==> design.v <==
module alu16bit (
  input clk,                 
  input reset,               
  input [2:0] operation,     
  input [15:0] operand_A,
  input [15:0] operand_B,
  output reg [31:0] result, 
  output reg carry_flag,
  output reg zero_flag
);
parameter [2:0] ADD  = 3'b000,
                SUB  = 3'b001,
                MUL  = 3'b010,
                AND  = 3'b011,
                OR   = 3'b100,
                NAND = 3'b101,
                NOR  = 3'b110,
                XOR  = 3'b111;
reg [31:0] alu_result;  
reg alu_carry;
reg alu_zero;
always @(*) begin
  alu_result = 32'b0;
  alu_carry  = 1'b0;
  alu_zero   = 1'b0;
  case (operation)
    ADD: begin
      {alu_carry, alu_result} = {1'b0, operand_A} + {1'b0, operand_B};
      alu_zero = (alu_result[15:0] == 16'b0);
    end
    SUB: begin
      {alu_carry, alu_result} = {1'b0, operand_A} - {1'b0, operand_B};
      alu_zero = (alu_result[15:0] == 16'b0);
    end
    MUL: begin
      alu_result = operand_A * operand_B;   
      alu_zero = (alu_result == 32'b0);
    end
    AND: begin
      alu_result = {16'b0, (operand_A & operand_B)};
      alu_zero = (alu_result[15:0] == 16'b0);
    end
    OR: begin
      alu_result = {16'b0, (operand_A | operand_B)};
      alu_zero = (alu_result[15:0] == 16'b0);
    end
    NAND: begin
      alu_result = {16'b0, ~(operand_A & operand_B)};
      alu_zero = (alu_result[15:0] == 16'b0);
    end
    NOR: begin
      alu_result = {16'b0, ~(operand_A | operand_B)};
      alu_zero = (alu_result[15:0] == 16'b0);
    end
    XOR: begin
      alu_result = {16'b0, (operand_A ^ operand_B)};
      alu_zero = (alu_result[15:0] == 16'b0);
    end
    default: begin
      alu_result = 32'b0;
      alu_carry  = 1'b0;
      alu_zero   = 1'b1;
    end
  endcase
end
always @(posedge clk) begin
  if (reset) begin
    result     <= 32'b0;
    carry_flag <= 1'b0;
    zero_flag  <= 1'b0;
  end else begin
    result     <= alu_result;
    carry_flag <= alu_carry;
    zero_flag  <= alu_zero;
  end
end
endmodule
==> run.sh <==
#!/bin/bash
# the make line also repeats each setting of config.mk as NAME=value (left out here)
make -C /OpenROAD-flow-scripts/flow DESIGN_CONFIG=/design/flow/config.mk WORK_HOME=/design/flow/orfs CLKGATE_MAP_FILE= finish
==> config.mk <==
export PLATFORM = sky130hd
export DESIGN_NAME = alu16bit
export DESIGN_NICKNAME = alu16bit
export VERILOG_FILES = /design/flow/design.v
export SDC_FILE = /design/flow/constraint.sdc
export NUM_CORES = 4
export LEC_CHECK = 0
export CAP_MARGIN = 20
export CORE_MARGIN = 2
export CORE_UTILIZATION = 72
export CTS_CLUSTER_SIZE = 51
export PLACE_DENSITY_LB_ADDON = 0.0
export SETUP_SLACK_MARGIN = 0.3
export SLEW_MARGIN = 20
==> constraint.sdc <==
create_clock -name core_clock -period 5.39 [get_ports {clk}]
set_input_delay 1.0780 -clock core_clock [delete_from_list [all_inputs] [get_ports {clk}]]
set_output_delay 1.0780 -clock core_clock [all_outputs]
set_load 0.01 [all_outputs]
==> results of run 1 <==
## stage by stage
| stage | setup TNS (ns) | cells |
|---|---|---|
| 2_1_floorplan | -14.89 | 1602 |
| 3_3_place_gp | -43.78 | 2114 |
| 3_5_place_dp | -49.83 | 2114 |
==> results.toml, run 1 <==
# yosys + openroad results
[synth]
largest_area_cell = "fa_1"
xor_share_pct = 3.68
compound_area_share_pct = 13.8
syn_area_um2 = 12600
topCellsByArea = "fa_1 31%, ha_1 15%, inv_1 8.4%, nand2_1 5.8%, nor2_1 5.6%"
synthTopLogicFamily = "adder cells"
synth_warnings = 1
synthMuxAreaShare_pct = 0.903
ys_sh_adder_pct = 46.2
synth_top_cell_by_count = "inv_1"
flop_cell = "dfxtp_1"
synthCells = 1602
ys_async_sr_fraction_pct = 0
yosys_cells = 1602
syn_nets = 1987
yosys-stat-area_um2 = 12600
synth_flops = 34
top_area_share_pct = 31.1
synth.distinct_cells = 79
avgSynthCellArea_um2 = 7.87
synthTopCellsByCount = "282 x inv_1, 196 x fa_1, 194 x nand2_1"
edf_count = 0
ys_seq_share_pct = 5.40
yosys.area_share.simple_pct = 18.5

[placed_design]
dp_slack_ns = -2.34
placedInstanceArea_um2 = 15900
port_buffers = 70
place.gp.congestion = 1.13
hpwl_um = 42100

[floorplan]
die_w_um = 136
fp.dieH_um = 136
die_area_um2 = 18600
initial_core_util_pct = 73.4
ioPinCount = 71
core_area_um2 = 17200
fp-row-count = 48

[status]
toolErrorMsg = "[ERROR DPL-0038] Utilization greater than 100%, impossible to legalize"
lastStage = "clock tree synthesis (4_1_cts)"
status = "stopped before the end"
==> run 2: changes to the inputs <==
- CTS_CLUSTER_DIAMETER: default -> 26
- CTS_CLUSTER_SIZE: 51 -> default
- HOLD_SLACK_MARGIN: default -> -0.1
- MAX_ROUTING_LAYER: default -> met4
- PLACE_DENSITY_LB_ADDON: 0.0 -> 0.01
- SETUP_SLACK_MARGIN: 0.3 -> 2.38
- TNS_END_PERCENT: default -> 5
- clock period: 5.39 -> 7.98 ns (I/O delays scaled with it)
==> run 2 against run 1 <==
  * The flow stops in global routing (5_1_grt)
  * Synthesized area unchanged
  * Synthesized cell count unchanged
  * Die size unchanged
==> results.toml, run 2 <==
# yosys + openroad results
[placed_design]
dp_slack_ns = -0.479
hpwl_um = 38400
place.gp.congestion = 1.21
port_buffers = 70
post-place-cells = 1965
placedInstanceArea_um2 = 14600

[synth]
xor_share_pct = 3.68
synthCells = 1602
synthTopCellsByCount = "282 x inv_1, 196 x fa_1, 194 x nand2_1"
largest_area_cell = "fa_1"
synth_top_cell_by_count = "inv_1"
synth.distinct_cells = 79
compound_area_share_pct = 13.8
edf_count = 0
flop_cell = "dfxtp_1"
topCellsByArea = "fa_1 31%, ha_1 15%, inv_1 8.4%, nand2_1 5.8%, nor2_1 5.6%"
synthTopLogicFamily = "adder cells"
synth_flops = 34
ys_seq_share_pct = 5.40
ys_sh_adder_pct = 46.2
synth_warnings = 1
ys_async_sr_fraction_pct = 0
avgSynthCellArea_um2 = 7.87
synthMuxAreaShare_pct = 0.903
top_area_share_pct = 31.1
yosys-stat-area_um2 = 12600
yosys.area_share.simple_pct = 18.5
syn_nets = 1987
yosys_cells = 1602
syn_area_um2 = 12600

[cts]
clockBufferDepth = 2
clkSinkCount = 34
cts_buffers = 5
cts_root_buf = "clkbuf_16"
htree_levels = 2

[floorplan]
fp.dieH_um = 136
ioPinCount = 71
die_w_um = 136
die_area_um2 = 18600
initial_core_util_pct = 73.4
core_area_um2 = 17200
fp-row-count = 48

[status]
lastStage = "global routing (5_1_grt)"
toolErrorMsg = "[ERROR GRT-0116] Global routing finished with congestion. Check the congestion regions in the DRC Viewer."
status = "stopped before the end"

[global_route]
grt_use_total_pct = 77.7
gr-total-overflow = 56
## run 2: routing by layer
layer | GRT usage (%) | overflow
met5 | - | -
met4 | 76.3 | 22
met3 | 63.5 | 3
met2 | 91.6 | 31
met1 | 75.4 | 0
## run 2: timing repair
action | 4_1_cts
setup buffers | 58
cloned | 3
pin swaps | 56
endpoints found under the setup margin | 28
hold endpoints to repair | 0
hold buffers | 0
gates resized | 198
==> run 3: changes to the inputs <==
- CAP_MARGIN: 20 -> 35
- CORE_UTILIZATION: 72 -> 69
- CTS_CLUSTER_DIAMETER: 26 -> 59
- CTS_CLUSTER_SIZE: default -> 56
- HOLD_SLACK_MARGIN: -0.1 -> -0.09
- MAX_ROUTING_LAYER: met4 -> default
- PLACE_DENSITY_LB_ADDON: 0.01 -> default
- SETUP_SLACK_MARGIN: 2.38 -> -0.49
- TNS_END_PERCENT: 5 -> default
- clock period: 7.98 -> 6.98 ns (I/O delays scaled with it)
==> run 3 against run 2 <==
  * The flow again stops in global routing (5_1_grt)
  * Synthesized area stayed put
  * Synthesized cell count stayed put
  * Die size rose by 4.2%
==> results.toml, run 3 <==
# yosys + openroad results
[status]
status = "stopped before the end"
lastStage = "global routing (5_1_grt)"
toolErrorMsg = "[ERROR GRT-0232] Routing congestion too high. Check the congestion heatmap in the GUI."

[synth]
synthTopLogicFamily = "adder cells"
yosys-stat-area_um2 = 12600
flop_cell = "dfxtp_1"
syn_nets = 1987
largest_area_cell = "fa_1"
top_area_share_pct = 31.1
syn_area_um2 = 12600
synthMuxAreaShare_pct = 0.903
synthCells = 1602
compound_area_share_pct = 13.8
topCellsByArea = "fa_1 31%, ha_1 15%, inv_1 8.4%, nand2_1 5.8%, nor2_1 5.6%"
synth.distinct_cells = 79
xor_share_pct = 3.68
edf_count = 0
synth_flops = 34
synth_top_cell_by_count = "inv_1"
yosys.area_share.simple_pct = 18.5
synth_warnings = 1
ys_sh_adder_pct = 46.2
yosys_cells = 1602
ys_async_sr_fraction_pct = 0
synthTopCellsByCount = "282 x inv_1, 196 x fa_1, 194 x nand2_1"
avgSynthCellArea_um2 = 7.87
ys_seq_share_pct = 5.40

[floorplan]
initial_core_util_pct = 70.2
fp.dieH_um = 139
fp-row-count = 49
ioPinCount = 71
core_area_um2 = 18000
die_area_um2 = 19400
die_w_um = 139

[cts]
htree_levels = 2
holdBufCountCts = 0
clkSinkCount = 34
clockBufferDepth = 2
cts_buffers = 5
cts_root_buf = "clkbuf_16"

[global_route]
grt_use_total_pct = 69.7
gr-total-overflow = 1

[placed_design]
placedInstanceArea_um2 = 15200
hpwl_um = 38700
post-place-cells = 2078
port_buffers = 70
place.gp.congestion = 1.08
[run 3: layer usage]
metal,overflow,global-route usage (%)
met5,0,12.8
met4,0,70.9
met3,0,52.9
met2,1,89.3
met1,0,68.1
[run 3: metrics by stage]
step	utilization, %	TNS (ns)	setup WS (ns)
floorplan	-	-0.895	-0.256
global placement	84.7	-12.80	-0.952
CTS	87.1	-5.69	-0.490
detailed placement	84.7	-16.33	-1.25
[run 3: what timing repair did]
item | CTS
pin swaps | 19
endpoints found under the setup margin | 11
gates resized | 80
setup buffers | 12
gates cloned | 3
==> run 4: changes to the inputs <==
- ABC_AREA: default -> 1
- CAP_MARGIN: 35 -> 15
- CORE_ASPECT_RATIO: default -> 0.5
- CORE_UTILIZATION: 69 -> 57
- CTS_CLUSTER_DIAMETER: 59 -> 210
- CTS_CLUSTER_SIZE: 56 -> 99
- GPL_ROUTABILITY_DRIVEN: default -> 0
- HOLD_SLACK_MARGIN: -0.09 -> default
- PLACE_DENSITY_LB_ADDON: default -> 0.06
- SETUP_SLACK_MARGIN: -0.49 -> -0.71
- TNS_END_PERCENT: default -> 10
- clock period: 6.98 -> 7.2 ns (I/O delays scaled with it)
==> run 4 against run 3 <==
  * The layout now fails its checks (setup timing)
  * Die size increased by 32%
  * Synthesized cell count increased by 31%
  * Synthesized area increased by 9.9%
==> results.toml, run 4 <==
# flow metrics
[setup_path]
crit_path_end_kind = "flip-flop"
cp_max_fo = 7
timing.critical_path.mode_cell = "nand2_1"
crit_path_start = "operand_B[5]"
worst-path-buf-inv = 8
cp_slowest_cell = "clkdlybuf4s50_1"
crit_family = "adder cells"
critical-path-max-stage-delay_ns = 0.61
worstSetupPathDepth = 29
crit_end = "zero_flag"
cp.arrival_ns = 7.52
required_ns = 7.43
criticalPathCategory = "in -> reg"
cp-start-kind = "input pin"

[synth]
ys_seq_share_pct = 4.91
yosys.area_share.simple_pct = 27.1
synth_flops = 34
ys_sh_adder_pct = 42.1
synthTopLogicFamily = "adder cells"
avgSynthCellArea_um2 = 6.60
syn_area_um2 = 13800
yosys-stat-area_um2 = 13800
synthCells = 2098
synth.distinct_cells = 47
compound_area_share_pct = 7.02
flop_cell = "dfxtp_1"
topCellsByArea = "fa_1 28%, nand2_1 16%, inv_1 15%, ha_1 14%, dfxtp_1 4.9%"
xor_share_pct = 1.20
edf_count = 0
syn_nets = 2483
top_area_share_pct = 28.3
synthTopCellsByCount = "602 x nand2_1, 542 x inv_1, 196 x fa_1"
ys_async_sr_fraction_pct = 0
synthMuxAreaShare_pct = 0
synth_warnings = 1
synth_top_cell_by_count = "nand2_1"
yosys_cells = 2098
largest_area_cell = "fa_1"

[sta]
slew_headroom_pct = 18.8
slew_violations = 0
setup_violations = 1
whs_ns = 2.09
hold_viol = 0
finalClockPeriodUsage_pct = 101
worstMarginPinSlew_ns = 1.21
fin_tns_setup_ns = -0.0925
max_freq_mhz = 137
fin_crit_ns = 7.29
layout_setup_ws_ns = -0.0925

[drt]
dr.pass1.iters = 6
wl_um = 45200
wl_per_cell_um = 17.7
drtIter0Drc = 1711
drcViolationCount = 0
vias_per_cell = 5.46
num_vias = 13935
drtAntennaViolNets = 0
n_antenna_cell = 0

[flow_run]
drv_cap = 0
openroad.warnings = 58

[hold_path]
hold_depth = 5
hold_path_end = "result[0]"
min_from = "operation[1]"
hold_path.class = "in -> reg"

[placed_design]
port_buffers = 70
hpwl_um = 38200
dp_slack_ns = -0.282

[final_layout]
layout.nets = 2620
synthToLayoutAreaGrowth_pct = 16.1
fin_util_pct = 67.2

[cts]
cts_setup_buffers = 0
cts_tree = "built"
cts_buffers = 5
clk_pin_slew_worst_paths_ns = 0.06
clockBufferDepth = 2
cts_root_buf = "clkbuf_16"
clkSinkCount = 34
holdBufCountCts = 0
htree_levels = 2
post_cts_resized = 0

[global_route]
grt_pass1_wl_um = 72800
antenna_found_initial = 1
grt_start_max_net_pins = 25
grt_use_total_pct = 37.0
gr-total-overflow = 0
grt_pass1_vias = 13690

[status]
status = "finished with violations"
violations = "setup timing"

[floorplan]
core_area_um2 = 23900
fp.dieH_um = 114
die_w_um = 224
initial_core_util_pct = 57.9
fp-row-count = 40
die_area_um2 = 25600
ioPinCount = 71
run 4: cell type report:
| class | count | area (um^2) |
|---|---|---|
| clock buffer | 5 | 125 |
| clock inverter | 2 | 10.0 |
| timing repair buffer | 216 | 2050 |
| multi-input combinational | 1417 | 10700 |
| inverter | 561 | 2110 |
| sequential | 34 | 681 |
| fill | 2223 | 7850 |
| tap | 315 | 394 |
run 4: per-stage QoR:
| stage | area, um^2 | cells |
|---|---|---|
| 6_report | 16100 | 2550 |
| 5_1_grt | 16100 | 2550 |
| 4_1_cts | 16100 | 2550 |
| 3_5_place_dp | 15900 | 2543 |
| 3_3_place_gp | 15900 | 2543 |
| 2_1_floorplan | 13800 | 2098 |
run 4: metal layers:
layer	share of wire [%]	up-vias	global-route usage, %	wire [um]
li1	-	6499	-	-
met1	43	6512	50.8	19400
met2	42	780	57.3	19000
met3	11	142	9.78	5150
met4	3.6	2	12.1	1640
met5	0.029	-	0	13
==> run 5: changes to the inputs <==
- ABC_AREA: 1 -> default
- CAP_MARGIN: 15 -> 20
- CORE_ASPECT_RATIO: 0.5 -> default
- CORE_UTILIZATION: 57 -> 72
- CTS_CLUSTER_DIAMETER: 210 -> 357
- CTS_CLUSTER_SIZE: 99 -> 21
- GPL_ROUTABILITY_DRIVEN: 0 -> default
- HOLD_SLACK_MARGIN: default -> -0.09
- PLACE_DENSITY_LB_ADDON: 0.06 -> default
- SETUP_SLACK_MARGIN: -0.71 -> -0.49
- TNS_END_PERCENT: 10 -> default
- clock period: 7.2 -> 6.98 ns (I/O delays scaled with it)
==> run 5 against run 4 <==
  * The flow now stops in global routing (5_1_grt)
  * Synthesized area down 9.0%
  * Synthesized cell count down 24%
  * Die size shrank 28%
==> results.toml, run 5 <==
# yosys + openroad results
[synth]
ys_async_sr_fraction_pct = 0
syn_nets = 1987
compound_area_share_pct = 13.8
top_area_share_pct = 31.1
avgSynthCellArea_um2 = 7.87
ys_sh_adder_pct = 46.2
yosys-stat-area_um2 = 12600
topCellsByArea = "fa_1 31%, ha_1 15%, inv_1 8.4%, nand2_1 5.8%, nor2_1 5.6%"
synthTopCellsByCount = "282 x inv_1, 196 x fa_1, 194 x nand2_1"
synthTopLogicFamily = "adder cells"
synth_warnings = 1
synth_flops = 34
synth.distinct_cells = 79
largest_area_cell = "fa_1"
synth_top_cell_by_count = "inv_1"
edf_count = 0
ys_seq_share_pct = 5.40
synthMuxAreaShare_pct = 0.903
xor_share_pct = 3.68
synthCells = 1602
flop_cell = "dfxtp_1"
yosys.area_share.simple_pct = 18.5
syn_area_um2 = 12600
yosys_cells = 1602

[global_route]
grt_use_total_pct = 67.7
gr-total-overflow = 14

[placed_design]
place.gp.congestion = 1.09
hpwl_um = 40000
placedInstanceArea_um2 = 15100
port_buffers = 70
dp_slack_ns = -1.48

[status]
lastStage = "global routing (5_1_grt)"
status = "stopped before the end"
toolErrorMsg = "[ERROR GRT-0116] Global routing finished with congestion. Check the congestion regions in the DRC Viewer."

[cts]
cts_root_buf = "clkbuf_16"
cts_buffers = 5
htree_levels = 2
clkSinkCount = 34
clockBufferDepth = 2

[floorplan]
ioPinCount = 71
fp-row-count = 48
die_w_um = 136
core_area_um2 = 17200
initial_core_util_pct = 73.4
fp.dieH_um = 136
die_area_um2 = 18600
==> run 5: routing by layer <==
layer / GRT usage [%] / GRT overflow
met1: 68.9 / 0
met2: 88.1 / 8
met3: 46.9 / 0
met4: 67.2 / 6
met5: 10.6 / 0
==> run 5: per-stage QoR <==
| step | hold slack (ns) | instances |
|---|---|---|
| floorplan | 1.68 | 1602 |
| global placement | 2.13 | 2065 |
| detailed placement | 2.13 | 2065 |
| CTS | 2.09 | 2082 |
==> run 5: timing repair <==
item / CTS
gates resized: 91
hold buffers: 0
endpoints found under the setup margin: 9
pin swaps: 28
buffers inserted: 20
==> run 6: changes to the inputs <==
- ABC_AREA: default -> 0
- CAP_MARGIN: 20 -> 30
- CELL_PAD_IN_SITES_DETAIL_PLACEMENT: default -> 0
- CORE_UTILIZATION: 72 -> 64
- CTS_CLUSTER_DIAMETER: 357 -> default
- CTS_CLUSTER_SIZE: 21 -> 68
- GPL_ROUTABILITY_DRIVEN: default -> 1
- HOLD_SLACK_MARGIN: -0.09 -> 0.2
- MAX_ROUTING_LAYER: default -> met5
- MIN_ROUTING_LAYER: default -> met1
- PLACE_DENSITY_LB_ADDON: default -> 0.06
- SETUP_SLACK_MARGIN: -0.49 -> default
- SLEW_MARGIN: 20 -> 25
- clock period: 6.98 -> 7.44 ns (I/O delays scaled with it)
==> run 6 against run 5 <==
  * Now fails the layout checks on setup timing
  * Synthesized cell count stayed put
  * Synthesized area stayed put
  * Die size is 12% higher
==> results.toml, run 6 <==
# flow metrics
[global_route]
antenna_found_initial = 4
gr-total-overflow = 0
grt_pass1_vias = 13735
grt_start_max_net_pins = 40
grt_use_total_pct = 47.9
grt_pass1_wl_um = 74200

[placed_design]
dp_slack_ns = -0.815
placedInstanceArea_um2 = 15100
place.gp.congestion = 1.04
port_buffers = 70
hpwl_um = 38900

[status]
violations = "setup timing"
status = "finished with violations"

[setup_path]
crit_end = "zero_flag"
crit_path_start = "operand_A[10]"
critical-path-max-stage-delay_ns = 0.78
cp_slowest_cell = "fa_1"
timing.critical_path.mode_cell = "fa_1"
worst-path-buf-inv = 4
crit_chain = "clkdlybuf4s15_1, buf_4, ha_2, inv_1, fa_2, fa_1, inv_1, fa_1, fa_1, fa_1, ha_1, ha_4, a21oi_4, nor2_1, nor2_2, nor2_2, or4_4, nor4_4, nand3_2, nor4_4, nand4_1, o21ai_1"
required_ns = 7.67
cp.arrival_ns = 7.99
worstSetupPathDepth = 22
cp-start-kind = "input pin"
crit_family = "adder cells"
criticalPathCategory = "in -> reg"
cp_max_fo = 5
crit_path_end_kind = "flip-flop"

[sta]
setup_violations = 10
hold_viol = 0
slew_headroom_pct = 41.8
max_freq_mhz = 129
whs_ns = 2.17
worstMarginPinSlew_ns = 0.871
finalClockPeriodUsage_pct = 104
slew_violations = 0
fin_crit_ns = 7.76
layout_setup_ws_ns = -0.316

[cts]
cts_tree = "built"
clkSinkCount = 34
cts_buffers = 5
htree_levels = 2
holdBufCountCts = 0
clk_pin_slew_worst_paths_ns = 0.06
clockBufferDepth = 2
cts_root_buf = "clkbuf_16"

[floorplan]
die_area_um2 = 20800
core_area_um2 = 19400
fp.dieH_um = 144
ioPinCount = 71
die_w_um = 144
initial_core_util_pct = 65.0
fp-row-count = 51

[final_layout]
final_design_area_no_fill_um2 = 16500
synthToLayoutAreaGrowth_pct = 31.1
layout.nets = 2264
fill_cells = 1033

[synth]
yosys-stat-area_um2 = 12600
synthCells = 1602
edf_count = 0
synth_top_cell_by_count = "inv_1"
avgSynthCellArea_um2 = 7.87
yosys.area_share.simple_pct = 18.5
largest_area_cell = "fa_1"
synthMuxAreaShare_pct = 0.903
ys_sh_adder_pct = 46.2
yosys_cells = 1602
syn_area_um2 = 12600
xor_share_pct = 3.68
flop_cell = "dfxtp_1"
synth_warnings = 1
ys_async_sr_fraction_pct = 0
synth.distinct_cells = 79
synth_flops = 34
topCellsByArea = "fa_1 31%, ha_1 15%, inv_1 8.4%, nand2_1 5.8%, nor2_1 5.6%"
synthTopCellsByCount = "282 x inv_1, 196 x fa_1, 194 x nand2_1"
synthTopLogicFamily = "adder cells"
compound_area_share_pct = 13.8
syn_nets = 1987
top_area_share_pct = 31.1
ys_seq_share_pct = 5.40

[hold_path]
min_from = "operation[2]"
hold_path.class = "in -> reg"
hold_path_end = "result[2]"
hold_depth = 4

[drt]
num_vias = 14440
drtAntennaViolNets = 0
wl_um = 58100
wl_per_cell_um = 27.1
dr.pass1.iters = 9
drcViolationCount = 0
vias_per_cell = 6.73
drtIter0Drc = 1969

[flow_run]
openroad.warnings = 59
drv_cap = 0
-- run 6: area by class of cell --
| type | count | area (um^2) | area share (%) |
|---|---|---|---|
| diodes | 2 | 5.00 | 0.0303 |
| clock buffers | 7 | 143 | 0.863 |
| clock inverters | 1 | 5.00 | 0.0303 |
| inverters | 293 | 1110 | 6.72 |
| multi-input cells | 1199 | 11200 | 67.7 |
| flip-flops and latches | 34 | 681 | 4.12 |
| well taps | 265 | 332 | 2.01 |
| repair buffers | 346 | 3060 | 18.5 |
-- run 6: layer usage --
metal | GRT usage [%] | vias to the layer above | wire length [um]
met5 | 0 | - | 29
met4 | 28.6 | 4 | 6830
met3 | 13.6 | 620 | 8930
met2 | 76.8 | 1541 | 24500
met1 | 57.5 | 6556 | 17800
li1 | - | 5719 | -
-- run 6: stage by stage --
step / setup TNS (ns) / instances / util [%]
floorplan: 0 / 1602 / -
finish: -1.14 / 2147 / 85.2
global route: -1.41 / 2145 / 85.2
global placement: -6.47 / 2099 / 78.1
detailed placement: -8.61 / 2099 / 78.1
CTS: -0.0149 / 2114 / 80.9
-- run 6: timing repair --
| action | 4_1_cts | 5_1_grt |
|---|---|---|
| setup endpoints to repair | 17 | 16 |
| setup buffers | 7 | 30 |
| resized | 97 | 154 |
| gates cloned | 0 | 1 |
| pin swaps | 50 | 91 |
==> run 7: changes to the inputs <==
- ABC_AREA: 0 -> default
- CAP_MARGIN: 30 -> 20
- CELL_PAD_IN_SITES_DETAIL_PLACEMENT: 0 -> default
- CORE_UTILIZATION: 64 -> 58
- CTS_CLUSTER_SIZE: 68 -> 56
- GPL_ROUTABILITY_DRIVEN: 1 -> default
- HOLD_SLACK_MARGIN: 0.2 -> default
- MAX_ROUTING_LAYER: met5 -> default
- MIN_ROUTING_LAYER: met1 -> default
- PLACE_DENSITY_LB_ADDON: 0.06 -> default
- SETUP_SLACK_MARGIN: default -> -0.49
- SLEW_MARGIN: 25 -> 20
- clock period: 7.44 -> 5.09 ns (I/O delays scaled with it)
==> run 7 against run 6 <==
  * The layout still fails its checks (setup timing)
  * Synthesized cell count stayed put
  * Utilization down 0.69 points
  * Global-route usage down 2.2 points
  * Clock-buffer cell count down 1
  * Non-clock buffer count increased by 84
  * Critical path type unchanged
  * Critical endpoint unchanged
==> results.toml, run 7 <==
# flow metrics
[hold_path]
min_from = "reset"
hold_path_end = "result[15]"
hold_depth = 3
hold_path.class = "in -> reg"

[cts]
cts_buffers = 5
clkSinkCount = 34
holdBufCountCts = 0
htree_levels = 2
cts_root_buf = "clkbuf_16"
clk_pin_slew_worst_paths_ns = 0.05
clockBufferDepth = 2
cts_tree = "built"

[synth]
ys_seq_share_pct = 5.40
ys_async_sr_fraction_pct = 0
syn_area_um2 = 12600
flop_cell = "dfxtp_1"
synth_top_cell_by_count = "inv_1"
synth_flops = 34
top_area_share_pct = 31.1
yosys.area_share.simple_pct = 18.5
avgSynthCellArea_um2 = 7.87
synth.distinct_cells = 79
yosys-stat-area_um2 = 12600
topCellsByArea = "fa_1 31%, ha_1 15%, inv_1 8.4%, nand2_1 5.8%, nor2_1 5.6%"
compound_area_share_pct = 13.8
edf_count = 0
largest_area_cell = "fa_1"
xor_share_pct = 3.68
ys_sh_adder_pct = 46.2
synth_warnings = 1
synthCells = 1602
syn_nets = 1987
synthMuxAreaShare_pct = 0.903
synthTopCellsByCount = "282 x inv_1, 196 x fa_1, 194 x nand2_1"
yosys_cells = 1602
synthTopLogicFamily = "adder cells"

[final_layout]
logic_area_um2 = 11600
layout.nets = 2349
fill_cells = 1154
synthToLayoutAreaGrowth_pct = 41.8
regArea_um2 = 681
fin_util_pct = 84.5

[setup_path]
required_ns = 5.29
crit_path_start = "operand_B[6]"
cp_slowest_cell = "fa_1"
crit_family = "adder cells"
criticalPathCategory = "in -> reg"
crit_end = "zero_flag"
crit_path_end_kind = "flip-flop"
cp-start-kind = "input pin"
cp.arrival_ns = 7.24
cp_max_fo = 4
critical-path-max-stage-delay_ns = 0.59
worstSetupPathDepth = 27
worst-path-buf-inv = 9
timing.critical_path.mode_cell = "fa_1"

[placed_design]
place.gp.congestion = 1.02
port_buffers = 70
dp_slack_ns = -2.40
hpwl_um = 39000

[status]
status = "finished with violations"
violations = "setup timing"

[sta]
slew_headroom_pct = 22.9
rsz0062_at_grt = "true"
setup_violations = 28
slew_violations = 0
hold_viol = 0
worstMarginPinSlew_ns = 1.15
fin_crit_ns = 7.04
finalClockPeriodUsage_pct = 138
max_freq_mhz = 142
layout_setup_ws_ns = -1.95

[floorplan]
ioPinCount = 71
core_area_um2 = 21200
fp.dieH_um = 151
initial_core_util_pct = 59.6
die_w_um = 151
die_area_um2 = 22900
fp-row-count = 53

[drt]
wl_um = 57000
vias_per_cell = 6.41
drtIter0Drc = 1798
top_layer = "met5"
num_vias = 14364
wl_met3_um = 7180
wl_met1_um = 19200
drtAntennaViolNets = 0
dr.pass1.iters = 6
dr_wl_met2_um = 25500
wl_per_cell_um = 25.4
drcViolationCount = 0

[global_route]
grt_pass1_vias = 14285
gr-total-overflow = 0
grt_pass1_wl_um = 78200
grt_use_total_pct = 45.6
antenna_found_initial = 2
grt_start_max_net_pins = 38

[flow_run]
openroad.warnings = 63
drv_cap = 0
-- run 7: area by class of cell --
type,instances,share of cell area [%]
multi-input cells,1199,65.2
repair buffers,430,21.6
inverters,293,6.67
flip-flops and latches,34,3.81
well taps,275,1.93
clock buffers,6,0.777
repair inverters,1,0.0420
diodes,3,0.0420
-- run 7: timing repair --
action / in CTS / in global routing
endpoints found under the hold margin: 0 / 0
gates resized: 345 / 129
gates cloned: 3 / 0
setup buffers: 57 / 14
endpoints found under the setup margin: 27 / 25
pin swaps: 90 / 63
-- run 7: metrics by stage --
stage / hold slack (ns) / setup TNS, ns / cell area, um^2 / instances
finish: 1.49 / -34.11 / 17900 / 2241
global route: 1.52 / -36.93 / 17900 / 2238
CTS: 1.47 / -29.04 / 17300 / 2231
detailed placement: 1.76 / -52.91 / 16100 / 2183
global placement: 1.75 / -51.32 / 16100 / 2183
floorplan: 1.30 / -20.70 / 13000 / 1602
-- run 7: per-layer routing --
layer | up-vias | track usage [%]
li1 | 5902 | -
met1 | 6820 | 54.1
met2 | 1215 | 74.5
met3 | 425 | 13.8
met4 | 2 | 24.3
met5 | - | 0
==> run 8: changes to the inputs <==
- ABC_AREA: default -> 0
- CELL_PAD_IN_SITES_DETAIL_PLACEMENT: default -> 2
- CELL_PAD_IN_SITES_GLOBAL_PLACEMENT: default -> 0
- CORE_ASPECT_RATIO: default -> 1.94
- CORE_UTILIZATION: 58 -> 56
- CTS_CLUSTER_SIZE: 56 -> 83
- HOLD_SLACK_MARGIN: default -> -0.08
- MAX_ROUTING_LAYER: default -> met5
- PLACE_DENSITY: default -> 0.62
- SETUP_SLACK_MARGIN: -0.49 -> 0.77
- SLEW_MARGIN: 20 -> 0
- TNS_END_PERCENT: default -> 5
- clock period: 5.09 -> 10.2 ns (I/O delays scaled with it)
==> run 8 against run 7 <==
  * The run now fails in detailed placement (3_5_place_dp)
  * Synthesized area is the same
  * Die size rose by 3.8%
  * Synthesized cell count is the same
==> results.toml, run 8 <==
# yosys + openroad results
[status]
lastStage = "detailed placement (3_5_place_dp)"
status = "stopped before the end"
toolErrorMsg = "[ERROR DPL-0033] detailed placement checks failed during check placement."

[synth]
synthMuxAreaShare_pct = 0.903
flop_cell = "dfxtp_1"
edf_count = 0
avgSynthCellArea_um2 = 7.87
synth_top_cell_by_count = "inv_1"
synthCells = 1602
ys_async_sr_fraction_pct = 0
ys_seq_share_pct = 5.40
yosys.area_share.simple_pct = 18.5
yosys-stat-area_um2 = 12600
largest_area_cell = "fa_1"
ys_sh_adder_pct = 46.2
synth.distinct_cells = 79
synth_warnings = 1
topCellsByArea = "fa_1 31%, ha_1 15%, inv_1 8.4%, nand2_1 5.8%, nor2_1 5.6%"
syn_nets = 1987
compound_area_share_pct = 13.8
yosys_cells = 1602
synth_flops = 34
top_area_share_pct = 31.1
syn_area_um2 = 12600
synthTopCellsByCount = "282 x inv_1, 196 x fa_1, 194 x nand2_1"
synthTopLogicFamily = "adder cells"
xor_share_pct = 3.68

[placed_design]
port_buffers = 70
place.gp.congestion = 1.14

[floorplan]
ioPinCount = 71
fp-row-count = 76
die_area_um2 = 23800
initial_core_util_pct = 56.9
core_area_um2 = 22200
fp.dieH_um = 213
die_w_um = 112
==> run 8: per-stage QoR <==
step / std cells / setup slack (ns)
3_3_place_gp: 1897 / 0.748
2_1_floorplan: 1602 / 2.32
==> run 9: changes to the inputs <==
- ABC_AREA: 0 -> 1
- CELL_PAD_IN_SITES_DETAIL_PLACEMENT: 2 -> default
- CELL_PAD_IN_SITES_GLOBAL_PLACEMENT: 0 -> default
- CORE_ASPECT_RATIO: 1.94 -> default
- CORE_UTILIZATION: 56 -> 40
- CTS_CLUSTER_DIAMETER: default -> 205
- CTS_CLUSTER_SIZE: 83 -> default
- HOLD_SLACK_MARGIN: -0.08 -> -0.04
- MAX_ROUTING_LAYER: met5 -> default
- PLACE_DENSITY: 0.62 -> default
- SETUP_SLACK_MARGIN: 0.77 -> default
- SLEW_MARGIN: 0 -> 20
- TNS_END_PERCENT: 5 -> 15
- clock period: 10.2 -> 7.16 ns (I/O delays scaled with it)
==> run 9 against run 8 <==
  * The run now finishes clean
  * Synthesized area rose by 9.9%
  * Synthesized cell count grew 31%
  * Die size rose by 52%
==> results.toml, run 9 <==
# flow metrics
[status]
status = "timing/DRC/antenna clean"

[placed_design]
placedInstanceArea_um2 = 16400
place.gp.congestion = 0.956
dp_slack_ns = -0.371
port_buffers = 70
hpwl_um = 44200

[synth]
synthTopCellsByCount = "602 x nand2_1, 542 x inv_1, 196 x fa_1"
syn_area_um2 = 13800
syn_nets = 2483
topCellsByArea = "fa_1 28%, nand2_1 16%, inv_1 15%, ha_1 14%, dfxtp_1 4.9%"
largest_area_cell = "fa_1"
yosys-stat-area_um2 = 13800
synth_flops = 34
top_area_share_pct = 28.3
ys_sh_adder_pct = 42.1
synth_top_cell_by_count = "nand2_1"
xor_share_pct = 1.20
synthTopLogicFamily = "adder cells"
synth_warnings = 1
flop_cell = "dfxtp_1"
ys_seq_share_pct = 4.91
edf_count = 0
synth.distinct_cells = 47
compound_area_share_pct = 7.02
synthMuxAreaShare_pct = 0
yosys_cells = 2098
yosys.area_share.simple_pct = 27.1
avgSynthCellArea_um2 = 6.60
ys_async_sr_fraction_pct = 0
synthCells = 2098

[sta]
layout_setup_ws_ns = 0.215
fin_crit_ns = 6.94
max_freq_mhz = 144
slew_headroom_pct = 47.7
hold_viol = 0
setup_violations = 0
whs_ns = 1.91
finalClockPeriodUsage_pct = 97.0
worstMarginPinSlew_ns = 0.782
slew_violations = 0

[floorplan]
fp-row-count = 68
fp.dieH_um = 190
die_w_um = 190
die_area_um2 = 36100
ioPinCount = 71
initial_core_util_pct = 40.4
core_area_um2 = 34300

[global_route]
gr-total-overflow = 0
grt_start_max_net_pins = 25
grt_use_total_pct = 29.0
grt_util_met2_pct = 45.6
antenna_found_initial = 0
grt_pass1_vias = 13912
grt_use_met3_pct = 5.00
grt_pass1_wl_um = 80000
busiest_layer = "met2"
grtUsageMet1_pct = 41.4

[drt]
drcViolationCount = 0
drtAntennaViolNets = 0
vias_per_cell = 4.98
dr.pass1.iters = 6
wl_per_cell_um = 18.5
drtIter0Drc = 931
num_vias = 13712
n_antenna_cell = 0
wl_um = 50800

[setup_path]
cp-start-kind = "input pin"
worst-path-buf-inv = 8
cp_slowest_cell = "fa_1"
crit_path_end_kind = "flip-flop"
crit_family = "adder cells"
criticalPathCategory = "in -> reg"
worstSetupPathDepth = 28
critical-path-max-stage-delay_ns = 0.59
crit_end = "zero_flag"
timing.critical_path.mode_cell = "nand2_1"
cp_max_fo = 8
required_ns = 7.39
cp.arrival_ns = 7.17
crit_path_start = "operand_B[11]"

[final_layout]
final_design_area_no_fill_um2 = 17300
synthToLayoutAreaGrowth_pct = 25.1
fill_cells = 3459
layout.nets = 2680

[flow_run]
openroad.warnings = 58
drv_cap = 0

[hold_path]
hold_path_end = "result[7]"
min_from = "reset"
hold_depth = 3
hold_path.class = "in -> reg"

[cts]
clockBufferDepth = 2
clk_pin_slew_worst_paths_ns = 0.05
htree_levels = 2
cts_buffers = 5
clkSinkCount = 34
cts_tree = "built"
cts_root_buf = "clkbuf_16"
[run 9: metal layers]
metal,vias to the layer above,share of wire [%]
met5,-,0
met4,0,2.3
met3,63,7.2
met2,477,44
met1,6551,46
li1,6621,-
[run 9: metrics by stage]
stage	utilization, %	setup TNS (ns)	instances
2_1_floorplan	-	0	2098
4_1_cts	48.2	0	2734
5_1_grt	50.5	-0.0616	2751
3_5_place_dp	47.7	-3.06	2725
6_report	50.5	0	2751
3_3_place_gp	47.7	-2.62	2725
[run 9: final cells by class]
cell class	instances	area, um^2	share of cell area (%)
Clock buffer	6	139	0.801
Clock inverter	2	12.5	0.0722
Inverter	561	2110	12.2
Multi-Input combinational cell	1417	11300	64.9
Sequential cell	34	681	3.93
Tap cell	455	569	3.29
Timing Repair Buffer	276	2560	14.8
[run 9: repair_timing]
item / in CTS / in global routing
setup endpoints to repair: 3 / 20
pin swaps: 0 / 83
resized: 7 / 179
buffers inserted: 1 / 16
cloned: 0 / 1
hold buffers: 0 / 0
==> run 10: changes to the inputs <==
- CORE_UTILIZATION: 40 -> 55
- CTS_CLUSTER_DIAMETER: 205 -> default
- CTS_CLUSTER_SIZE: default -> 100
- HOLD_SLACK_MARGIN: -0.04 -> default
- TNS_END_PERCENT: 15 -> 10
- clock period: 7.16 -> 4.83 ns (I/O delays scaled with it)
==> run 10 against run 9 <==
  * The layout now fails its checks (setup timing)
  * Flip-flop count unchanged
  * First-iteration DRC count increased by 110%
  * Die size decreased by 27%
  * Worst setup slack got worse by 1.6 ns
  * Hold slack got worse by 0.47 ns
  * Critical endpoint is now result[13]
  * Clock-buffer cell count unchanged
  * Cell count decreased by 2.2%
  * Critical path type unchanged
  * Global-route usage increased by 14 points
  * Via count increased by 11%
==> results.toml, run 10 <==
# flow metrics
[synth]
compound_area_share_pct = 7.02
top_area_share_pct = 28.3
syn_area_um2 = 13800
avgSynthCellArea_um2 = 6.60
topCellsByArea = "fa_1 28%, nand2_1 16%, inv_1 15%, ha_1 14%, dfxtp_1 4.9%"
ys_sh_adder_pct = 42.1
synth_flops = 34
synth_top_cell_by_count = "nand2_1"
synthMuxAreaShare_pct = 0
syn_nets = 2483
synthCells = 2098
xor_share_pct = 1.20
flop_cell = "dfxtp_1"
synth.distinct_cells = 47
ys_async_sr_fraction_pct = 0
synth_warnings = 1
largest_area_cell = "fa_1"
yosys_cells = 2098
yosys.area_share.simple_pct = 27.1
synthTopCellsByCount = "602 x nand2_1, 542 x inv_1, 196 x fa_1"
edf_count = 0
ys_seq_share_pct = 4.91
synthTopLogicFamily = "adder cells"
yosys-stat-area_um2 = 13800

[drt]
wl_per_cell_um = 21.3
wl_um = 57300
drtAntennaViolNets = 0
num_vias = 15279
vias_per_cell = 5.68
drcViolationCount = 0
dr.pass1.iters = 6
drtIter0Drc = 1942

[hold_path]
hold_path.class = "in -> reg"
min_from = "reset"
hold_depth = 3
hold_path_end = "result[1]"

[final_layout]
layout.nets = 2740
synthToLayoutAreaGrowth_pct = 31.1
final_design_area_no_fill_um2 = 18100

[setup_path]
crit_path_start = "operand_B[3]"
criticalPathCategory = "in -> reg"
cp_slowest_cell = "fa_1"
timing.critical_path.mode_cell = "nand2_1"
cp-start-kind = "input pin"
critical-path-max-stage-delay_ns = 0.63
crit_path_end_kind = "flip-flop"
worstSetupPathDepth = 27
required_ns = 4.99
cp_max_fo = 8
crit_family = "adder cells"
cp.arrival_ns = 6.38
crit_end = "result[13]"
worst-path-buf-inv = 8

[sta]
rsz0062_at_grt = "true"
max_freq_mhz = 161
finalClockPeriodUsage_pct = 129
layout_setup_ws_ns = -1.39
whs_ns = 1.44
fin_tns_setup_ns = -30.62
slew_headroom_pct = 41.7
slew_violations = 0
setup_violations = 28
worstMarginPinSlew_ns = 0.873
hold_viol = 0
fin_crit_ns = 6.22

[cts]
cts_root_buf = "clkbuf_16"
htree_levels = 2
clk_pin_slew_worst_paths_ns = 0.06
cts_buffers = 5
holdBufCountCts = 0
clockBufferDepth = 2
clkSinkCount = 34
cts_tree = "built"

[floorplan]
ioPinCount = 71
initial_core_util_pct = 55.5
core_area_um2 = 25000
die_area_um2 = 26500
fp.dieH_um = 163
fp-row-count = 58
die_w_um = 163

[global_route]
grt_pass1_wl_um = 86300
grt_pass1_vias = 15398
grt_start_max_net_pins = 24
gr-total-overflow = 0
grt_use_total_pct = 43.3
antenna_found_initial = 5

[placed_design]
hpwl_um = 42700
place.gp.congestion = 1.01
port_buffers = 70
placedInstanceArea_um2 = 16600

[status]
status = "finished with violations"
violations = "setup timing"

[flow_run]
drv_cap = 0
openroad.warnings = 64
==> run 10: area by class of cell <==
type,count,area (um^2)
inverters,561,2110
flip-flops and latches,34,681
clock buffers,6,139
repair buffers,336,3130
clock inverters,1,30.0
fillers,1919,6810
diodes,5,12.5
multi-input cells,1417,11600
well taps,330,413
==> run 10: timing repair <==
item | 4_1_cts | 5_1_grt
setup buffers | 38 | 2
endpoints found under the setup margin | 28 | 28
gates resized | 306 | 78
cloned | 8 | 0
pin swaps | 109 | 65
==> run 10: layer usage <==
metal | track usage [%] | part of all wire [%] | vias to the layer above
met2 | 65.7 | 43 | 1092
met4 | 21.2 | 6.3 | 2
met1 | 56.8 | 38 | 7182
met5 | 0 | 0.11 | -
li1 | - | - | 6752
met3 | 12.6 | 13 | 251
==> run 10: stage by stage <==
step,std cells,setup slack [ns],utilization (%)
5_1_grt,2687,-1.53,72.7
4_1_cts,2683,-1.23,71.7
2_1_floorplan,2098,-1.00,-
3_3_place_gp,2630,-1.98,66.5
3_5_place_dp,2630,-1.99,66.5
6_report,2690,-1.39,72.7
==> run 11: changes to the inputs <==
- ABC_AREA: 1 -> default
- CORE_UTILIZATION: 55 -> 40
- CTS_CLUSTER_DIAMETER: default -> 205
- CTS_CLUSTER_SIZE: 100 -> default
- HOLD_SLACK_MARGIN: default -> -0.04
- TNS_END_PERCENT: 10 -> 15
- clock period: 4.83 -> 7.2 ns (I/O delays scaled with it)
==> run 11 against run 10 <==
  * The run now finishes clean
  * Critical path depth shrank 3
  * Worst setup slack better by 1.5 ns
  * Final area fell by 7.4%
  * Global-route usage is 14 points lower
  * Utilization is 18 points lower
  * Non-clock buffer count increased by 44
  * Hold slack gained 0.45 ns
  * Highest routed layer is now met4
  * Synthesized cell count decreased by 24%
  * Critical path type unchanged
  * Clock-buffer cell count is 1 lower
==> results.toml, run 11 <==
# flow metrics
[status]
status = "timing/DRC/antenna clean"

[synth]
topCellsByArea = "fa_1 31%, ha_1 15%, inv_1 8.4%, nand2_1 5.8%, nor2_1 5.6%"
synthCells = 1602
compound_area_share_pct = 13.8
top_area_share_pct = 31.1
yosys_cells = 1602
synthTopCellsByCount = "282 x inv_1, 196 x fa_1, 194 x nand2_1"
yosys.area_share.simple_pct = 18.5
synthTopLogicFamily = "adder cells"
largest_area_cell = "fa_1"
synth_flops = 34
yosys-stat-area_um2 = 12600
ys_seq_share_pct = 5.40
synthMuxAreaShare_pct = 0.903
ys_async_sr_fraction_pct = 0
synth.distinct_cells = 79
synth_top_cell_by_count = "inv_1"
edf_count = 0
flop_cell = "dfxtp_1"
xor_share_pct = 3.68
avgSynthCellArea_um2 = 7.87
ys_sh_adder_pct = 46.2
syn_area_um2 = 12600
synth_warnings = 1
syn_nets = 1987

[setup_path]
cp.arrival_ns = 7.26
criticalPathCategory = "in -> reg"
timing.critical_path.mode_cell = "fa_1"
cp_max_fo = 4
cp_slowest_cell = "fa_2"
worst-path-buf-inv = 6
crit_path_end_kind = "flip-flop"
crit_chain = "buf_2, buf_4, buf_4, nand2_1, fa_2, inv_1, fa_1, fa_2, fa_1, fa_1, inv_1, fa_1, inv_2, ha_4, nand3_4, nor2_4, a221oi_4, o221a_4, o21ai_2, xor2_1, or3_4, nor4_4, nand4_1, o21ai_1"
crit_end = "zero_flag"
crit_path_start = "operand_A[5]"
worstSetupPathDepth = 24
required_ns = 7.41
critical-path-max-stage-delay_ns = 0.55
crit_family = "adder cells"
cp-start-kind = "input pin"

[global_route]
gr-total-overflow = 0
grt_pass1_vias = 13276
grt_pass1_wl_um = 74200
antenna_found_initial = 0
grt_use_total_pct = 29.2
grt_start_max_net_pins = 40

[final_layout]
fill_cells = 2911
final_cells = 2311
final_design_area_no_fill_um2 = 16800
synthToLayoutAreaGrowth_pct = 33.4
layout.nets = 2299

[hold_path]
min_from = "operation[0]"
hold_depth = 4
hold_path.class = "in -> reg"
hold_path_end = "result[15]"

[sta]
setup_violations = 0
slew_violations = 0
slew_headroom_pct = 42.5
worstMarginPinSlew_ns = 0.861
fin_crit_ns = 7.05
finalClockPeriodUsage_pct = 97.9
max_freq_mhz = 142
hold_viol = 0
rsz0062_at_grt = "true"

[cts]
cts_tree = "built"
clk_pin_slew_worst_paths_ns = 0.05
clockBufferDepth = 2
cts_buffers = 5
clkSinkCount = 34
cts_root_buf = "clkbuf_16"
htree_levels = 2
holdBufCountCts = 0

[floorplan]
fp-row-count = 64
initial_core_util_pct = 40.9
ioPinCount = 71
core_area_um2 = 30800
die_w_um = 181
fp.dieH_um = 181
die_area_um2 = 32900

[placed_design]
post-place-cells = 2255
hpwl_um = 39600
place.gp.congestion = 0.997
placedInstanceArea_um2 = 15500
port_buffers = 70

[drt]
wl_um = 48100
wl_per_cell_um = 20.8
drtIter0Drc = 1039
drtAntennaViolNets = 0
vias_per_cell = 5.52
num_vias = 12749
dr.pass1.iters = 6
drcViolationCount = 0
n_antenna_cell = 0

[flow_run]
openroad.warnings = 60
drv_cap = 0
run 11: per-layer routing:
layer | vias to the layer above | wire [um] | track usage (%)
met5 | - | 0 | 0
met4 | 0 | 1510 | 8.52
met3 | 99 | 3240 | 4.19
met2 | 544 | 22900 | 49.8
met1 | 6312 | 20500 | 38.7
li1 | 5794 | - | -
run 11: through the flow:
stage / hold slack, ns / worst slack (ns) / setup TNS, ns / utilization [%]
5_1_grt: 1.92 / -0.0412 / -0.0966 / 54.5
2_1_floorplan: 1.72 / -0.0174 / -0.0174 / -
6_report: 1.89 / 0.154 / 0 / 54.5
3_5_place_dp: 2.17 / -0.864 / -10.19 / 50.4
3_3_place_gp: 2.18 / -0.776 / -9.62 / 50.4
4_1_cts: 2.18 / 0.00582 / 0 / 53.2
run 11: timing repair:
action / in CTS / in global routing
resized: 160 / 143
cloned: 3 / 2
setup endpoints to repair: 18 / 14
buffers inserted: 23 / 23
pin swaps: 53 / 66
run 11: cell type report:
cell class | count | area (um^2) | area share (%)
flip-flops and latches | 34 | 681 | 4.05
clock inverters | 3 | 68.8 | 0.409
clock buffers | 5 | 125 | 0.744
repair buffers | 380 | 3220 | 19.1
repair inverters | 1 | 7.51 | 0.0446
well taps | 396 | 495 | 2.95
inverters | 293 | 1140 | 6.76
multi-input cells | 1199 | 11100 | 65.9
==> run 12: changes to the inputs <==
- ABC_AREA: default -> 0
- CAP_MARGIN: 20 -> 30
- CELL_PAD_IN_SITES_DETAIL_PLACEMENT: default -> 0
- CORE_UTILIZATION: 40 -> 64
- CTS_CLUSTER_DIAMETER: 205 -> 57
- CTS_CLUSTER_SIZE: default -> 68
- GPL_ROUTABILITY_DRIVEN: default -> 1
- HOLD_SLACK_MARGIN: -0.04 -> 0.08
- MAX_ROUTING_LAYER: default -> met5
- MIN_ROUTING_LAYER: default -> met1
- PLACE_DENSITY_LB_ADDON: default -> 0.06
- SLEW_MARGIN: 20 -> 25
- TNS_END_PERCENT: 15 -> default
- clock period: 7.2 -> 6.54 ns (I/O delays scaled with it)
==> run 12 against run 11 <==
  * The flow now stops in global routing (5_1_grt)
  * Synthesized area unchanged
  * Die size fell by 37%
  * Synthesized cell count unchanged
==> results.toml, run 12 <==
# yosys + openroad results
[cts]
htree_levels = 2
clkSinkCount = 34
cts_buffers = 5
holdBufCountCts = 0
cts_root_buf = "clkbuf_16"
clockBufferDepth = 2

[synth]
synthCells = 1602
compound_area_share_pct = 13.8
edf_count = 0
largest_area_cell = "fa_1"
synthMuxAreaShare_pct = 0.903
yosys-stat-area_um2 = 12600
flop_cell = "dfxtp_1"
synthTopLogicFamily = "adder cells"
ys_async_sr_fraction_pct = 0
syn_nets = 1987
syn_area_um2 = 12600
xor_share_pct = 3.68
top_area_share_pct = 31.1
synth_flops = 34
synth_warnings = 1
yosys.area_share.simple_pct = 18.5
yosys_cells = 1602
topCellsByArea = "fa_1 31%, ha_1 15%, inv_1 8.4%, nand2_1 5.8%, nor2_1 5.6%"
synth_top_cell_by_count = "inv_1"
ys_sh_adder_pct = 46.2
synth.distinct_cells = 79
synthTopCellsByCount = "282 x inv_1, 196 x fa_1, 194 x nand2_1"
avgSynthCellArea_um2 = 7.87
ys_seq_share_pct = 5.40

[placed_design]
place.gp.congestion = 1.05
hpwl_um = 39900
port_buffers = 70
placedInstanceArea_um2 = 15500
dp_slack_ns = -1.79
post-place-cells = 2123

[floorplan]
ioPinCount = 71
die_area_um2 = 20800
core_area_um2 = 19400
fp.dieH_um = 144
initial_core_util_pct = 65.0
fp-row-count = 51
die_w_um = 144

[global_route]
gr-total-overflow = 30
grt_use_total_pct = 75.1

[status]
lastStage = "global routing (5_1_grt)"
toolErrorMsg = "[ERROR GRT-0116] Global routing finished with congestion. Check the congestion regions in the DRC Viewer."
status = "stopped before the end"
-- run 12: what timing repair did --
action	CTS
cloned	7
endpoints found under the setup margin	23
buffers inserted	75
gates resized	357
pin swaps	136
-- run 12: per-layer routing --
layer | overflow | track usage, %
met1 | 1 | 73.9
met2 | 8 | 91.8
met3 | 1 | 62.0
met4 | 20 | 73.6
met5 | 0 | 28.1
==> run 13: changes to the inputs <==
- ABC_AREA: 0 -> default
- CAP_MARGIN: 30 -> 20
- CELL_PAD_IN_SITES_DETAIL_PLACEMENT: 0 -> default
- CORE_UTILIZATION: 64 -> 72
- CTS_CLUSTER_DIAMETER: 57 -> default
- CTS_CLUSTER_SIZE: 68 -> 51
- GPL_ROUTABILITY_DRIVEN: 1 -> default
- HOLD_SLACK_MARGIN: 0.08 -> default
- MAX_ROUTING_LAYER: met5 -> default
- MIN_ROUTING_LAYER: met1 -> default
- PLACE_DENSITY_LB_ADDON: 0.06 -> 0.0
- SETUP_SLACK_MARGIN: default -> 0.94
- SLEW_MARGIN: 25 -> 20
- clock period: 6.54 -> 5.58 ns (I/O delays scaled with it)
==> run 13 against run 12 <==
  * The flow stops in clock tree synthesis (4_1_cts)
  * Die size is 11% lower
  * Synthesized cell count unchanged
  * Synthesized area unchanged
==> results.toml, run 13 <==
# yosys + openroad results
[placed_design]
post-place-cells = 2123
port_buffers = 70
hpwl_um = 43000
dp_slack_ns = -2.25
placedInstanceArea_um2 = 16100
place.gp.congestion = 1.13

[synth]
ys_seq_share_pct = 5.40
yosys_cells = 1602
flop_cell = "dfxtp_1"
synth.distinct_cells = 79
synthTopLogicFamily = "adder cells"
synthMuxAreaShare_pct = 0.903
compound_area_share_pct = 13.8
syn_nets = 1987
topCellsByArea = "fa_1 31%, ha_1 15%, inv_1 8.4%, nand2_1 5.8%, nor2_1 5.6%"
synthTopCellsByCount = "282 x inv_1, 196 x fa_1, 194 x nand2_1"
avgSynthCellArea_um2 = 7.87
yosys-stat-area_um2 = 12600
ys_async_sr_fraction_pct = 0
edf_count = 0
top_area_share_pct = 31.1
largest_area_cell = "fa_1"
synth_top_cell_by_count = "inv_1"
syn_area_um2 = 12600
yosys.area_share.simple_pct = 18.5
xor_share_pct = 3.68
synth_warnings = 1
ys_sh_adder_pct = 46.2
synth_flops = 34
synthCells = 1602

[floorplan]
core_area_um2 = 17200
initial_core_util_pct = 73.4
die_w_um = 136
fp-row-count = 48
die_area_um2 = 18600
fp.dieH_um = 136
ioPinCount = 71

[status]
lastStage = "clock tree synthesis (4_1_cts)"
status = "stopped before the end"
toolErrorMsg = "[ERROR DPL-0038] Utilization greater than 100%, impossible to legalize"
==> run 13: metrics by stage <==
step	hold slack, ns
floorplan	1.40
global placement	1.85
detailed placement	1.85
==> run 14: changes to the inputs <==
- ABC_AREA: default -> 1
- CORE_UTILIZATION: 72 -> 59
- CTS_CLUSTER_DIAMETER: default -> 330
- CTS_CLUSTER_SIZE: 51 -> 100
- PLACE_DENSITY_LB_ADDON: 0.0 -> default
- SETUP_SLACK_MARGIN: 0.94 -> default
- TNS_END_PERCENT: default -> 10
- clock period: 5.58 -> 3.95 ns (I/O delays scaled with it)
==> run 14 against run 13 <==
  * The run fails in global routing (5_1_grt)
  * Die size grew 33%
  * Synthesized area grew 9.9%
  * Synthesized cell count grew 31%
==> results.toml, run 14 <==
# yosys + openroad results
[status]
status = "stopped before the end"
lastStage = "global routing (5_1_grt)"
toolErrorMsg = "[ERROR GRT-0232] Routing congestion too high. Check the congestion heatmap in the GUI."

[synth]
synthTopLogicFamily = "adder cells"
synth_flops = 34
xor_share_pct = 1.20
ys_seq_share_pct = 4.91
synth_warnings = 1
synth.distinct_cells = 47
synthCells = 2098
synthMuxAreaShare_pct = 0
synth_top_cell_by_count = "nand2_1"
largest_area_cell = "fa_1"
syn_area_um2 = 13800
yosys_cells = 2098
yosys-stat-area_um2 = 13800
compound_area_share_pct = 7.02
top_area_share_pct = 28.3
avgSynthCellArea_um2 = 6.60
ys_sh_adder_pct = 42.1
ys_async_sr_fraction_pct = 0
flop_cell = "dfxtp_1"
topCellsByArea = "fa_1 28%, nand2_1 16%, inv_1 15%, ha_1 14%, dfxtp_1 4.9%"
edf_count = 0
synthTopCellsByCount = "602 x nand2_1, 542 x inv_1, 196 x fa_1"
syn_nets = 2483
yosys.area_share.simple_pct = 27.1

[placed_design]
port_buffers = 70
placedInstanceArea_um2 = 17000
place.gp.congestion = 1.05
post-place-cells = 2672
hpwl_um = 44800

[cts]
cts_buffers = 5
htree_levels = 2
holdBufCountCts = 0
clkSinkCount = 34
clockBufferDepth = 2
cts_root_buf = "clkbuf_16"

[global_route]
grt_use_total_pct = 73.0
gr-total-overflow = 82

[floorplan]
die_w_um = 157
initial_core_util_pct = 59.5
core_area_um2 = 23300
die_area_um2 = 24700
fp.dieH_um = 157
ioPinCount = 71
fp-row-count = 56
==> run 14: per-stage QoR <==
stage | setup slack, ns | hold slack, ns
after floorplan | -1.70 | 0.869
after global placement | -2.68 | 1.53
after detailed placement | -2.76 | 1.53
after CTS | -2.03 | 1.29
==> run 14: routing by layer <==
metal	track usage [%]	overflow
met5	37.5	0
met4	60.0	33
met3	61.2	2
met2	87.9	46
met1	76.3	1
==> run 14: what timing repair did <==
item | in CTS
setup buffers | 45
gates cloned | 4
pin swaps | 111
endpoints found under the setup margin | 29
resized | 266
==> run 15: changes to the inputs <==
- ABC_AREA: 1 -> default
- CORE_MARGIN: 2 -> 9
- CORE_UTILIZATION: 59 -> 40
- CTS_CLUSTER_DIAMETER: 330 -> 369
- HOLD_SLACK_MARGIN: default -> 0.13
- SETUP_SLACK_MARGIN: default -> -0.22
- TNS_END_PERCENT: 10 -> 20
- clock period: 3.95 -> 7.2 ns (I/O delays scaled with it)
==> run 15 against run 14 <==
  * The layout now fails its checks (setup timing)
  * Die size increased by 55%
  * Synthesized area decreased by 9.0%
  * Synthesized cell count decreased by 24%
==> results.toml, run 15 <==
# flow metrics
[final_layout]
synthToLayoutAreaGrowth_pct = 28.8
fill_cells = 2954
layout.nets = 2266
fin_util_pct = 52.7

[sta]
whs_ns = 2.08
finalClockPeriodUsage_pct = 101
fin_crit_ns = 7.27
max_freq_mhz = 138
slew_violations = 0
setup_violations = 3
worstMarginPinSlew_ns = 0.927
slew_headroom_pct = 38.0
hold_viol = 0
layout_setup_ws_ns = -0.0686

[cts]
cts_buffers = 5
clkSinkCount = 34
clk_pin_slew_worst_paths_ns = 0.06
cts_tree = "built"
clockBufferDepth = 2
cts_root_buf = "clkbuf_16"
holdBufCountCts = 0
htree_levels = 2

[synth]
largest_area_cell = "fa_1"
yosys_cells = 1602
flop_cell = "dfxtp_1"
syn_nets = 1987
yosys-stat-area_um2 = 12600
syn_area_um2 = 12600
synthCells = 1602
synth_flops = 34
synth.distinct_cells = 79
synthTopCellsByCount = "282 x inv_1, 196 x fa_1, 194 x nand2_1"
top_area_share_pct = 31.1
synthTopLogicFamily = "adder cells"
synth_warnings = 1
ys_seq_share_pct = 5.40
compound_area_share_pct = 13.8
topCellsByArea = "fa_1 31%, ha_1 15%, inv_1 8.4%, nand2_1 5.8%, nor2_1 5.6%"
ys_sh_adder_pct = 46.2
yosys.area_share.simple_pct = 18.5
synth_top_cell_by_count = "inv_1"
avgSynthCellArea_um2 = 7.87
edf_count = 0
ys_async_sr_fraction_pct = 0
xor_share_pct = 3.68
synthMuxAreaShare_pct = 0.903

[setup_path]
cp.arrival_ns = 7.48
cp-start-kind = "input pin"
critical-path-max-stage-delay_ns = 0.54
worstSetupPathDepth = 24
crit_end = "zero_flag"
cp_slowest_cell = "fa_1"
crit_family = "adder cells"
criticalPathCategory = "in -> reg"
required_ns = 7.41
crit_path_start = "operand_A[15]"
cp_max_fo = 4
worst-path-buf-inv = 7
timing.critical_path.mode_cell = "fa_1"
crit_path_end_kind = "flip-flop"
crit_chain = "dlygate4sd2_1, buf_4, clkinv_1, buf_4, nor2_1, ha_1, fa_1, inv_1, fa_1, inv_1, fa_1, fa_1, ha_1, ha_4, a21o_1, nor2_1, nor2_1, or4_1, nor4_1, buf_4, nand3_1, nor4_4, nand4_1, o21ai_1"

[placed_design]
port_buffers = 70
hpwl_um = 39900
place.gp.congestion = 0.968

[global_route]
antenna_found_initial = 0
gr-total-overflow = 0
grt_start_max_net_pins = 36
grt_pass1_wl_um = 74400
grt_pass1_vias = 13154
grt_use_total_pct = 24.9

[drt]
drtAntennaViolNets = 0
wl_per_cell_um = 20.9
n_antenna_cell = 0
drtIter0Drc = 1154
dr.pass1.iters = 5
num_vias = 12421
drcViolationCount = 0
wl_um = 47500
vias_per_cell = 5.45

[floorplan]
fp-row-count = 64
initial_core_util_pct = 40.9
fp.dieH_um = 195
ioPinCount = 71
die_w_um = 195
die_area_um2 = 38200
core_area_um2 = 30800

[hold_path]
hold_path.class = "in -> reg"
hold_path_end = "result[1]"
min_from = "operand_B[1]"
hold_depth = 6

[flow_run]
openroad.warnings = 59
drv_cap = 0

[status]
status = "finished with violations"
violations = "setup timing"
==> run 15: per-stage QoR <==
stage	worst slack, ns	std cells	TNS, ns	cell area [um^2]
after detailed placement	-0.959	2244	-10.53	15400
after CTS	-0.283	2258	-1.57	15800
after floorplan	-0.0801	1602	-0.150	12600
after global placement	-0.899	2244	-9.50	15400
final	-0.0686	2278	-0.100	16200
after global routing	-0.223	2278	-1.34	16200
==> run 15: final cells by class <==
class	count	area [um^2]	area share [%]
tap	396	495	3.05
clock buffer	5	125	0.771
timing repair inverter	1	7.51	0.0462
multi-input combinational	1199	10800	66.5
sequential	34	681	4.19
clock inverter	3	68.8	0.424
timing repair buffer	347	2930	18.1
inverter	293	1130	6.96
==> run 15: what timing repair did <==
item	CTS	global route
setup buffers	9	21
gates cloned	0	2
gates resized	55	99
pin swaps	12	55
endpoints found under the setup margin	11	14
==> run 15: per-layer routing <==
metal	share of wire, %	vias up	track usage, %	routed length [um]
li1	-	5732	-	-
met2	47	485	42.3	22400
met3	7.1	96	4.23	3350
met4	3.1	0	7.29	1470
met1	43	6108	31.9	20300
met5	0	-	0	0
